// ahb_lite_fir_filter
module ahb_lite_fir_filter(
    input clk,
          n_rst,
    input logic hsel,
    input logic [3:0] haddr,
    input logic hsize,
    input logic [1:0] htrans,
    input logic hwrite,
    input logic [15:0] hwdata,
    output logic [15:0] hrdata,
    output logic hresp
);
Size: roughly 420 flip-flops, roughly 44 I/O pins.
export LEC_CHECK = 0
export CAP_MARGIN = 15
export CELL_PAD_IN_SITES_DETAIL_PLACEMENT = 0
export CELL_PAD_IN_SITES_GLOBAL_PLACEMENT = 1
export CORE_MARGIN = 4
export CORE_UTILIZATION = 37
export CTS_CLUSTER_SIZE = 60
export GPL_ROUTABILITY_DRIVEN = 1
export GPL_TIMING_DRIVEN = 1
export MAX_ROUTING_LAYER = met4
export PLACE_DENSITY_LB_ADDON = 0.18
export SETUP_SLACK_MARGIN = 1.45
export SLEW_MARGIN = 15
create_clock -name core_clock -period 11.9 [get_ports {clk}]
run.sh (not shown) runs the stock make flow with config.mk's settings and CLKGATE_MAP_FILE=.
The starting point finished clean.
==> next run, changes <==
==> flow/config.mk (replaced) <==
export PLATFORM = sky130hd
export DESIGN_NAME = ahb_lite_fir_filter
export DESIGN_NICKNAME = ahb_lite_fir_filter
export VERILOG_FILES = /design/flow/design.v
export SDC_FILE = /design/flow/constraint.sdc
export NUM_CORES = 4
export LEC_CHECK = 0
export CAP_MARGIN = 20
export CORE_MARGIN = 2
export CORE_UTILIZATION = 72
export SLEW_MARGIN = 20
==> flow/constraint.sdc (replaced) <==
create_clock -name core_clock -period 10.0 [get_ports {clk}]
set_input_delay 2.0000 -clock core_clock [delete_from_list [all_inputs] [get_ports {clk}]]
set_output_delay 2.0000 -clock core_clock [all_outputs]
set_load 0.01 [all_outputs]
What happened:
- first-iteration DRC count is higher by 79%
- via count is higher by 8.3%
- design area came out lower by 2.0%
- utilization increases by 38 points
- routed wire length went down by 7.3%
- global-route usage is higher by 23 points
- area after synthesis is unchanged
==> next run, changes <==
--- a/flow/config.mk
+++ b/flow/config.mk
@@ -7,5 +7,10 @@
 export LEC_CHECK = 0
+export ABC_AREA = 1
 export CAP_MARGIN = 20
 export CORE_MARGIN = 2
-export CORE_UTILIZATION = 72
+export CORE_UTILIZATION = 71
+export CTS_CLUSTER_DIAMETER = 243
+export CTS_CLUSTER_SIZE = 15
+export MAX_ROUTING_LAYER = met4
+export PLACE_DENSITY_LB_ADDON = 0.01
 export SLEW_MARGIN = 20
==> flow/constraint.sdc (replaced) <==
create_clock -name core_clock -period 7.84 [get_ports {clk}]
set_input_delay 1.5680 -clock core_clock [delete_from_list [all_inputs] [get_ports {clk}]]
set_output_delay 1.5680 -clock core_clock [all_outputs]
set_load 0.01 [all_outputs]
What happened:
- Now the flow completed and failed the layout checks on negative setup slack
- global-route usage climbs by 6.1 points
- final area is higher by 10%
- sequential power climbs by 27%
- critical path depth is higher by 10

* * *

== alpha ==
ahb_lite_fir_filter again, from the RTL that the note above started with.
==> flow/config.mk <==
export PLATFORM = sky130hd
export DESIGN_NAME = ahb_lite_fir_filter
export DESIGN_NICKNAME = ahb_lite_fir_filter
export VERILOG_FILES = /design/flow/design.v
export SDC_FILE = /design/flow/constraint.sdc
export NUM_CORES = 4
export LEC_CHECK = 0
export CAP_MARGIN = 20
export CORE_MARGIN = 2
export CORE_UTILIZATION = 40
export CTS_CLUSTER_DIAMETER = 148
export GPL_ROUTABILITY_DRIVEN = 0
export PLACE_DENSITY_LB_ADDON = 0.26
export SLEW_MARGIN = 20
==> flow/constraint.sdc <==
create_clock -name core_clock -period 9.0 [get_ports {clk}]
set_input_delay 1.8000 -clock core_clock [delete_from_list [all_inputs] [get_ports {clk}]]
set_output_delay 1.8000 -clock core_clock [all_outputs]
set_load 0.01 [all_outputs]
Inputs modified between alpha and beta:
- setting ABC_AREA to 1 for the first time
- setting CTS_CLUSTER_SIZE to 95 for the first time
- setting TNS_END_PERCENT to 5 for the first time
- changing CTS_CLUSTER_DIAMETER from 148 to 151
- removing PLACE_DENSITY_LB_ADDON (formerly 0.26)
- setting SETUP_SLACK_MARGIN to 1.18 for the first time
- changing CORE_UTILIZATION from 40 to 72
- removing GPL_ROUTABILITY_DRIVEN (formerly 0)
- changing the clock period (ns, I/O delays scaled along) from 9.0 to 5.56
beta: it failed during 5_1_grt, and the tool reported GRT-0232. Compared with alpha, beta shows a lower standard cell core area. On beta: total nets after synthesis is about 22% higher than what alpha gave. Compared with alpha, in beta sequential fraction of the synthesis area now smaller, post-synthesis cell area now larger, horizontal die dimension now smaller, setup slack at placement now smaller. On post-synthesis average cell area: beta sits below alpha.
Here is what was changed in the inputs of gamma compared with beta.
- CORE_UTILIZATION: 72 -> 64
- CTS_CLUSTER_SIZE: 95 -> unset
- TNS_END_PERCENT: 5 -> unset
- ABC_AREA: 1 -> unset
- SETUP_SLACK_MARGIN: 1.18 -> unset
- CTS_CLUSTER_DIAMETER: 151 -> unset
- the clock period (ns, I/O delays scaled along): 5.56 -> 7.84
Findings:
Each of beta and gamma falls short of a clean finish.
beta got as far as 5_1_grt, where a tool error ended the run.
Re count of cells resized by post-cts repair: gamma and beta aren't equal, and the higher value belongs to beta.
Summary — share of the synthesized netlist area taken by xor and xnor gates, gamma relative to beta: higher, by 0.36 points.
Die area (gamma / beta): 1.11
Per the comparison of gamma with beta, number of levels the H-tree was split into has increased; initial core utilization went down; synthesized cell count -20%; mapped cell area now smaller; post-synthesis chip area from yosys shows a reduction of 430 um2.
Power is estimated from default activity; no workload was simulated.
